Setup of build 92:
// Cordic
module Cordic(clk,rst,phase_step,xin,yin,xout,yout);
parameter IN_WIDTH	= 16; 
parameter EXTRA_BITS	= 6; 
localparam WI			= IN_WIDTH;
localparam WXY			= IN_WIDTH+EXTRA_BITS; 
localparam STG			= WXY; 
input clk;
input rst; 
input signed  [31:0]    phase_step; 
input signed  [WI-1:0]  xin,yin;
output signed [WXY-1:0] xout,yout;
wire signed [31:0] atan_table [0:31];
                 assign atan_table[00] = 32'b0010_0000_0000_0000_0000_0000_0000_0000;
						assign atan_table[01] = 32'b0001_0010_1110_0100_0000_0101_0001_1110;
						assign atan_table[02] = 32'b0000_1001_1111_1011_0011_1000_0101_1011;
						assign atan_table[03] = 32'b0000_0101_0001_0001_0001_0001_1101_0100;
						assign atan_table[04] = 32'b0000_0010_1000_1011_0000_1101_0100_0011;
						assign atan_table[05] = 32'b0000_0001_0100_0101_1101_0111_1110_0001;
						assign atan_table[06] = 32'b0000_0000_1010_0010_1111_0110_0001_1110;
						assign atan_table[07] = 32'b0000_0000_0101_0001_0111_1100_0101_0101;
						assign atan_table[08] = 32'b0000_0000_0010_1000_1011_1110_0101_0011;
						assign atan_table[09] = 32'b0000_0000_0001_0100_0101_1111_0010_1111;
						assign atan_table[10] = 32'b0000_0000_0000_1010_0010_1111_1001_1000;
						assign atan_table[11] = 32'b0000_0000_0000_0101_0001_0111_1100_1100;
						assign atan_table[12] = 32'b0000_0000_0000_0010_1000_1011_1110_0110;
						assign atan_table[13] = 32'b0000_0000_0000_0001_0100_0101_1111_0011;
  ...
Size in the first run: about 110000 sq um of cells after synthesis.
make LEC_CHECK=0 CAP_MARGIN=0 CORE_MARGIN=2 CORE_UTILIZATION=70 CTS_CLUSTER_DIAMETER=42 SETUP_SLACK_MARGIN=0.35 SLEW_MARGIN=5 finish   # period 3.66 ns
run.sh (not shown) runs the stock make flow with config.mk's settings and CLKGATE_MAP_FILE=.
The flow for build 92 finished, though final verification flagged capacitance limit, slew limit, setup timing.
The following lists how build 93 was set up differently from build 92:
# build 92
export LEC_CHECK = 0
export CAP_MARGIN = 0
export CORE_MARGIN = 2
export CORE_UTILIZATION = 70
export CTS_CLUSTER_DIAMETER = 42
export SETUP_SLACK_MARGIN = 0.35
export SLEW_MARGIN = 5
create_clock -name core_clock -period 3.66 [get_ports {clk}]
# build 93
export LEC_CHECK = 0
export CAP_MARGIN = 15
export CORE_MARGIN = 2
export CORE_UTILIZATION = 72
export SETUP_SLACK_MARGIN = 0.4
export SLEW_MARGIN = 20
create_clock -name core_clock -period 3.55 [get_ports {clk}]
### Flow results
Build 93 vs. build 92: number of placed instances, taps included moved up, number of post-CTS setup repair buffers +22, core utilization at floorplan +2.0 points. For build 93, the flow was terminated by a tool error in global routing and produced no final design. Completing all stages was not enough for build 92: its layout failed the final checks because of capacitance limit, slew limit, setup timing. Comparing build 92 against build 93, there is no change at all in synthesized cell count.
Changes in build 29 relative to build 93:
# build 93
export LEC_CHECK = 0
export CAP_MARGIN = 15
export CORE_MARGIN = 2
export CORE_UTILIZATION = 72
export SETUP_SLACK_MARGIN = 0.4
export SLEW_MARGIN = 20
create_clock -name core_clock -period 3.55 [get_ports {clk}]
# build 29
export LEC_CHECK = 0
export CAP_MARGIN = 5
export CORE_MARGIN = 2
export CORE_UTILIZATION = 72
export CTS_CLUSTER_DIAMETER = 359
export SLEW_MARGIN = 20
create_clock -name core_clock -period 3.55 [get_ports {clk}]
==> comparison <==
The remaining runs in build 93 and build 29 completed every stage, whereas build 93 halted early.
What ended build 93 was a tool error in global routing; the run never finished.
Taking build 93 as the reference, in build 29 synthesized area flat, placed cell count up 174.
In terms of area fraction in full adders, half adders and majority gates, build 29 and build 93 differ only marginally.
Number of core rows across build 93 and build 29: no real change.
Build 29 reports a lower number of gates resized after CTS than build 93 does.
| yosys stat cell total | build 29 vs build 93 | ≈ equal |
Re core outline area: no difference whatsoever between build 29 and build 93.
As far as post-synthesis share of cell area spent on and-or and or-and gates goes, build 29 and build 93 are indistinguishable; the numbers are identical.
Build 29 vs. build 93: post-detailed-placement half-perimeter wirelength went up by 5.4%.
Build 29 ends up with a number of buffers inserted during clock tree synthesis that is 1 lower than in build 93.
### build 29 -> build 6
# build 29
export LEC_CHECK = 0
export CAP_MARGIN = 5
export CORE_MARGIN = 2
export CORE_UTILIZATION = 72
export CTS_CLUSTER_DIAMETER = 359
export SLEW_MARGIN = 20
create_clock -name core_clock -period 3.55 [get_ports {clk}]
# build 6
export LEC_CHECK = 0
export CAP_MARGIN = 20
export CORE_MARGIN = 2
export CORE_UTILIZATION = 70
export SLEW_MARGIN = 20
create_clock -name core_clock -period 3.21 [get_ports {clk}]
Results
- Against build 29, final HPWL from detailed placement in build 6 rose by a few percent.
- When build 6 is measured against build 29, its post-CTS setup repair buffer count turns out 346 higher.
- From build 29 to build 6 the numbers moved as follows: final weighted congestion in routability-driven placement shows a reduction of 2.6%, x dimension of the die shows an increase of 5.5 microns.
- From build 29 to build 6 the numbers moved as follows: chip height saw an increase, unique cell type count in the Yosys netlist has remained practically unchanged, synthesized cell count held steady, total number of placement rows increased about 1.4%.
- None of the runs build 29 and build 6 ends with a clean layout.
- Build 6 terminated abnormally: global routing reported GRT-0116.
- Relative to build 29, the number of instances in the placed design of build 6 is higher by 7.1%.
- Count of cells resized by post-cts repair | build 6 above build 29
Input-level comparison between build 14 and build 6:
# build 6
export LEC_CHECK = 0
export CAP_MARGIN = 20
export CORE_MARGIN = 2
export CORE_UTILIZATION = 70
export SLEW_MARGIN = 20
create_clock -name core_clock -period 3.21 [get_ports {clk}]
# build 14
export LEC_CHECK = 0
export CAP_MARGIN = 20
export CORE_MARGIN = 2
export CORE_UTILIZATION = 45
export SLEW_MARGIN = 20
create_clock -name core_clock -period 4.28 [get_ports {clk}]
==> results <==
Build 14 finished every step from synthesis to the final layout, and the layout passed the timing, DRC and antenna checks. In build 14 relative to build 6, number of buffers created by CTS had gone up by more than 10%. Die outline width: build 14 > build 6. Of build 14 and build 6, the higher standard-cell row count belongs to build 14. | and-or/or-and share of the synthesized area | build 6 vs build 14 | ≈ equal |. Row post-detailed-placement cell area: build 14 lower / build 6 higher. Die size: build 14 vs build 6 up about 55%.

---

Cordic again, from the RTL that the note above started with.
make LEC_CHECK=0 ABC_AREA=0 CAP_MARGIN=20 CELL_PAD_IN_SITES_GLOBAL_PLACEMENT=3 CORE_ASPECT_RATIO=0.95 CORE_MARGIN=8 CORE_UTILIZATION=24 CTS_CLUSTER_SIZE=79 GPL_TIMING_DRIVEN=0 MAX_ROUTING_LAYER=met5 MIN_ROUTING_LAYER=met1 SETUP_SLACK_MARGIN=0.65 SLEW_MARGIN=40 TNS_END_PERCENT=35 finish   # period 4.6 ns
The starting point went through all stages and came out clean.
==> next run, changes <==
ABC_AREA = default   (was 0)
CELL_PAD_IN_SITES_GLOBAL_PLACEMENT = default   (was 3)
CORE_ASPECT_RATIO = default   (was 0.95)
CORE_MARGIN = 2   (was 8)
CORE_UTILIZATION = 40   (was 24)
CTS_CLUSTER_SIZE = default   (was 79)
GPL_TIMING_DRIVEN = default   (was 0)
MAX_ROUTING_LAYER = default   (was met5)
MIN_ROUTING_LAYER = default   (was met1)
SETUP_SLACK_MARGIN = default   (was 0.65)
SLEW_MARGIN = 20   (was 40)
TNS_END_PERCENT = default   (was 35)
clock period = 5.0 ns   (was 4.6 ns; I/O delays follow)
Hold slack improved by 0.0085 ns.
Final cell count shrinks by 14%.
Die area fell by 42%.
==> next run, changes <==
CORE_UTILIZATION = 72   (was 40)
CTS_CLUSTER_SIZE = 98   (was default)
clock period = 4.8 ns   (was 5.0 ns; I/O delays follow)
Sequential cell count is unchanged.
First-iteration DRC count is higher by well over a third.
Setup slack is worse by 0.39 ns.
Design area is lower by a few percent.
Utilization is higher by 34 points.
Die area is lower by well over a third.
==> next run, changes <==
CAP_MARGIN = 10   (was 20)
CTS_CLUSTER_SIZE = default   (was 98)
SETUP_SLACK_MARGIN = 0.44   (was default)
clock period = 3.56 ns   (was 4.8 ns; I/O delays follow)
Result: The changed run failed in global routing (5_1_grt) (GRT-0232); synthesized area is unchanged; synthesized cell count does not change; die area does not change.
==> next run, changes <==
CORE_UTILIZATION = 70   (was 72)
CTS_CLUSTER_DIAMETER = 28   (was default)
clock period = 3.52 ns   (was 3.56 ns; I/O delays follow)
The changed run aborted during global routing (5_1_grt). Die size grows by 2.8%. Synthesized area stays the same. Synthesized cell count does not change.

---

try-sierra:
Cordic again, from the RTL that the note above started with.
## Cordic
module Cordic(clk,rst,phase_step,xin,yin,xout,yout);
parameter IN_WIDTH	= 16; 
parameter EXTRA_BITS	= 6; 
localparam WI			= IN_WIDTH;
localparam WXY			= IN_WIDTH+EXTRA_BITS; 
localparam STG			= WXY; 
input clk;
input rst; 
input signed  [31:0]    phase_step; 
input signed  [WI-1:0]  xin,yin;
output signed [WXY-1:0] xout,yout;
wire signed [31:0] atan_table [0:31];
                 assign atan_table[00] = 32'b0010_0000_0000_0000_0000_0000_0000_0000;
						assign atan_table[01] = 32'b0001_0010_1110_0100_0000_0101_0001_1110;
						assign atan_table[02] = 32'b0000_1001_1111_1011_0011_1000_0101_1011;
						assign atan_table[03] = 32'b0000_0101_0001_0001_0001_0001_1101_0100;
						assign atan_table[04] = 32'b0000_0010_1000_1011_0000_1101_0100_0011;
						assign atan_table[05] = 32'b0000_0001_0100_0101_1101_0111_1110_0001;
						assign atan_table[06] = 32'b0000_0000_1010_0010_1111_0110_0001_1110;
						assign atan_table[07] = 32'b0000_0000_0101_0001_0111_1100_0101_0101;
						assign atan_table[08] = 32'b0000_0000_0010_1000_1011_1110_0101_0011;
						assign atan_table[09] = 32'b0000_0000_0001_0100_0101_1111_0010_1111;
						assign atan_table[10] = 32'b0000_0000_0000_1010_0010_1111_1001_1000;
						assign atan_table[11] = 32'b0000_0000_0000_0101_0001_0111_1100_1100;
						assign atan_table[12] = 32'b0000_0000_0000_0010_1000_1011_1110_0110;
						assign atan_table[13] = 32'b0000_0000_0000_0001_0100_0101_1111_0011;
						assign atan_table[14] = 32'b0000_0000_0000_0000_1010_0010_1111_1010;
  ...
Settings: LEC_CHECK=0, ABC_AREA=0, CAP_MARGIN=20, CORE_ASPECT_RATIO=0.89, CORE_MARGIN=3, CORE_UTILIZATION=30, GPL_TIMING_DRIVEN=1, MAX_ROUTING_LAYER=met4, MIN_ROUTING_LAYER=met2, PLACE_DENSITY=0.38, SLEW_MARGIN=20; clock period 5.0 ns.
try-sierra finished every stage and its layout cleared the timing, DRC and antenna checks.
The following lists how try-ember was set up differently from try-sierra:
- changing CORE_UTILIZATION from 30 to 68
- removing MIN_ROUTING_LAYER (formerly met2)
- removing GPL_TIMING_DRIVEN (formerly 1)
- removing CORE_ASPECT_RATIO (formerly 0.89)
- changing CORE_MARGIN from 3 to 2
- removing PLACE_DENSITY (formerly 0.38)
- removing ABC_AREA (formerly 0)
- removing MAX_ROUTING_LAYER (formerly met4)
- changing the clock period (ns, I/O delays scaled along) from 5.0 to 3.55
## What came out
- Complete run, failing final checks: try-ember, reason setup timing.
- Non-clock buffer count (lower): try-sierra
- The layout inverter count without the clock tree was comparable across try-sierra and try-ember.
- For try-sierra, the worst setup path endpoint was Z[4][31]$_DFF_P_, unlike try-ember, where it was X[4][20]$_DFF_P_.
- Against try-sierra, final instance area in try-ember came out worse.
- try-sierra fits on a die that is larger than the die of try-ember.
- Comparing try-sierra and try-ember, period utilization is higher on try-ember.
- Diff try-sierra -> try-ember | count of vias placed by the detailed router | decrease of 30,657
--- input diff try-ember..try-cedar ---
- CORE_UTILIZATION: 68 -> 58
- SETUP_SLACK_MARGIN: unset -> 0.91
- the clock period (ns, I/O delays scaled along): 3.55 -> 3.48
==> results <==
In try-cedar the implementation completed, yet the final layout does not meet the checks, the culprit being setup timing. Summary of try-cedar over try-ember: die footprint rose 28,000 sq um; via count saw little to no change; maximum frequency from static timing analysis went up by 2.5%; worst path setup slack after routing went up.

---

Setup of P:
The RTL this note starts from:
==> flow/design.v <==
`timescale 1ns / 100ps
module Cordic(clk,rst,phase_step,xin,yin,xout,yout);
parameter IN_WIDTH	= 16; 
parameter EXTRA_BITS	= 6; 
localparam WI			= IN_WIDTH;
localparam WXY			= IN_WIDTH+EXTRA_BITS; 
localparam STG			= WXY; 
input clk;
input rst; 
input signed  [31:0]    phase_step; 
input signed  [WI-1:0]  xin,yin;
output signed [WXY-1:0] xout,yout;
wire signed [31:0] atan_table [0:31];
                 assign atan_table[00] = 32'b0010_0000_0000_0000_0000_0000_0000_0000;
						assign atan_table[01] = 32'b0001_0010_1110_0100_0000_0101_0001_1110;
						assign atan_table[02] = 32'b0000_1001_1111_1011_0011_1000_0101_1011;
						assign atan_table[03] = 32'b0000_0101_0001_0001_0001_0001_1101_0100;
						assign atan_table[04] = 32'b0000_0010_1000_1011_0000_1101_0100_0011;
						assign atan_table[05] = 32'b0000_0001_0100_0101_1101_0111_1110_0001;
						assign atan_table[06] = 32'b0000_0000_1010_0010_1111_0110_0001_1110;
						assign atan_table[07] = 32'b0000_0000_0101_0001_0111_1100_0101_0101;
						assign atan_table[08] = 32'b0000_0000_0010_1000_1011_1110_0101_0011;
						assign atan_table[09] = 32'b0000_0000_0001_0100_0101_1111_0010_1111;
						assign atan_table[10] = 32'b0000_0000_0000_1010_0010_1111_1001_1000;
						assign atan_table[11] = 32'b0000_0000_0000_0101_0001_0111_1100_1100;
						assign atan_table[12] = 32'b0000_0000_0000_0010_1000_1011_1110_0110;
						assign atan_table[13] = 32'b0000_0000_0000_0001_0100_0101_1111_0011;
						assign atan_table[14] = 32'b0000_0000_0000_0000_1010_0010_1111_1010;
						assign atan_table[15] = 32'b0000_0000_0000_0000_0101_0001_0111_1101;
						assign atan_table[16] = 32'b0000_0000_0000_0000_0010_1000_1011_1110;
						assign atan_table[17] = 32'b0000_0000_0000_0000_0001_0100_0101_1111;
						assign atan_table[18] = 32'b0000_0000_0000_0000_0000_1010_0011_0000;
						assign atan_table[19] = 32'b0000_0000_0000_0000_0000_0101_0001_1000;
						assign atan_table[20] = 32'b0000_0000_0000_0000_0000_0010_1000_1100;
						assign atan_table[21] = 32'b0000_0000_0000_0000_0000_0001_0100_0110;
						assign atan_table[22] = 32'b0000_0000_0000_0000_0000_0000_1010_0011;
						assign atan_table[23] = 32'b0000_0000_0000_0000_0000_0000_0101_0001;
						assign atan_table[24] = 32'b0000_0000_0000_0000_0000_0000_0010_1001;
						assign atan_table[25] = 32'b0000_0000_0000_0000_0000_0000_0001_0100;
						assign atan_table[26] = 32'b0000_0000_0000_0000_0000_0000_0000_1010;
						assign atan_table[27] = 32'b0000_0000_0000_0000_0000_0000_0000_0101;
						assign atan_table[28] = 32'b0000_0000_0000_0000_0000_0000_0000_0011;
						assign atan_table[29] = 32'b0000_0000_0000_0000_0000_0000_0000_0010;
						assign atan_table[30] = 32'b0000_0000_0000_0000_0000_0000_0000_0001;
						assign atan_table[31] = 32'b0000_0000_0000_0000_0000_0000_0000_0000;
reg signed [WXY-1:0] X [0:STG-1];
reg signed [WXY-1:0] Y [0:STG-1];
reg signed [31:0]    Z [0:STG-1]; 
reg [31:0] phase_acc;
wire [1:0]  quadrant = phase_acc [31:30]; 
wire signed [WI-1:0] nxin,nyin;
assign nxin = -xin;
assign nyin = -yin;
always @(posedge clk)
	begin
		case(quadrant)
			2'b00,2'b11: 
				begin  
					X[0] <= {xin[WI-1],xin}<<{EXTRA_BITS-1};
					Y[0] <= {yin[WI-1],yin}<<{EXTRA_BITS-1};
					Z[0] <= phase_acc ;
				end
			2'b01:
				begin
					X[0] <= {nyin[WI-1],nyin}<<{EXTRA_BITS-1};
					Y[0] <= {xin[WI-1],xin}<<{EXTRA_BITS-1};
					Z[0] <= {2'b00,phase_acc[29:0]}; 
				end
			2'b10:
				begin
					X[0] <= {yin[WI-1],yin}<<{EXTRA_BITS-1};
					Y[0] <= {nxin[WI-1],nxin}<<{EXTRA_BITS-1};
					Z[0] <= {2'b11,phase_acc[29:0]};
				end
			default:;
		endcase
		if(rst) phase_acc<=32'd0; else phase_acc<=phase_acc+phase_step;
	end
genvar i;
generate
	for(i=0;i<(STG-1);i=i+1)
	begin:ITERATION
	wire z_sign;
	wire signed [WXY-1:0] x_shr,y_shr;
	assign x_shr=X[i]>>>i;
	assign y_shr=Y[i]>>>i;
	assign z_sign=Z[i][31];
	always @ (posedge clk)
			begin
				X[i+1] <= z_sign?(X[i]+y_shr):(X[i]-y_shr);
				Y[i+1] <= z_sign?(Y[i]-x_shr):(Y[i]+x_shr);
				Z[i+1] <= z_sign?(Z[i]+atan_table[i]):(Z[i]-atan_table[i]);
				end
	end
endgenerate
assign xout	=	X[STG-1];
assign yout	=	Y[STG-1];
endmodule
clock: 3.75 ns
lec_check: 0
cap_margin: 40
core_margin: 2
core_utilization: 70
cts_cluster_diameter: 42
place_density_lb_addon: 0.01
setup_slack_margin: 1.07
slew_margin: 40
Although P finished all stages, its layout failed final checks on negative setup slack.
[inputs] Q vs P
- putting CTS_CLUSTER_SIZE at 33 where nothing was set
- swapping 40 for 20 in CAP_MARGIN
- clearing CTS_CLUSTER_DIAMETER, which used to be 42
- clearing PLACE_DENSITY_LB_ADDON, which used to be 0.01
- clearing SETUP_SLACK_MARGIN, which used to be 1.07
- swapping 40 for 20 in SLEW_MARGIN
- swapping 3.75 for 3.48 in the clock period (ns, I/O delays scaled along)
### Flow results
To summarise Q: no stage aborted, but the layout did not pass its checks, failing on negative setup slack.
Re number of clock buffers in the layout: Q and P aren't equal, and the lower value belongs to Q.
Final critical-path share of the clock period, Q and P: smaller value in P
Relative to P, the pin count of the biggest net entering global routing of Q is lower by 6.
Relative to P, cell area has decreased by 0.30% in Q.
Q vs P — critical path arrival rose 100 ps.
Q: non-clock buffering overhead in the final layout 2.5 points above P
Cmp Q and P / area growth from synthesis to layout / higher: P
[inputs] R vs Q
- a change of CAP_MARGIN from 20 to 0
- an added SETUP_SLACK_MARGIN of 1.07
- an added CTS_CLUSTER_DIAMETER of 42
- a deleted CTS_CLUSTER_SIZE that had been 33
- a change of the clock period (ns, I/O delays scaled along) from 3.48 to 3.75
Notes after the runs:
R ends up with a post-route clock period utilization that is 12 points lower than in Q. Q has a higher final setup violation count than R. Q → R: number of non-clock buffers in the layout has decreased, number of clock buffer instances in the layout has increased, design area has remained practically unchanged, clock network area share has increased, wire length has decreased. Summary: fmax, R better than Q. Going from Q to R, the logic depth of the worst register-to-register path was found to have gone up by 1. Of Q and R, none finishes clean. Every stage of Q finished as expected; the final checks, on the other hand, flagged negative setup slack, which means the layout fails.
Edits applied to the flow inputs when going from R to S:
- CTS_CLUSTER_DIAMETER no longer set, was 42
- SETUP_SLACK_MARGIN no longer set, was 1.07
- CAP_MARGIN now 20, was 0
- the clock period (ns, I/O delays scaled along) now 3.56, was 3.75
[summary]
- The flow for R finished, though final verification flagged negative setup slack.
- Although it ran to completion, S produced a layout that fails the final checks because of negative setup slack.
- Comparing clock period minus worst slack for R and S, the bigger number came from S.
- Final-layout non-clock buffer area share, R and S: lower on R
- Compared to R, the router laid down less metal wire for S.
- Clock-buffer cell count in S vs R: down 30
- For S, the worst-path cell with the longest stage delay was sky130_fd_sc_hd__dfxtp_2, unlike R, where it was sky130_fd_sc_hd__fa_1.
- Fill cell instance count of the final layout ends up higher on S.
- NOTE design area R->S decreased by a few percent
- Delta (S minus R): final cell count without fillers shows an increase of about 0.7%; total half-perimeter wirelength after legalization and detailed placement rose 5.6%; clock skew now smaller.
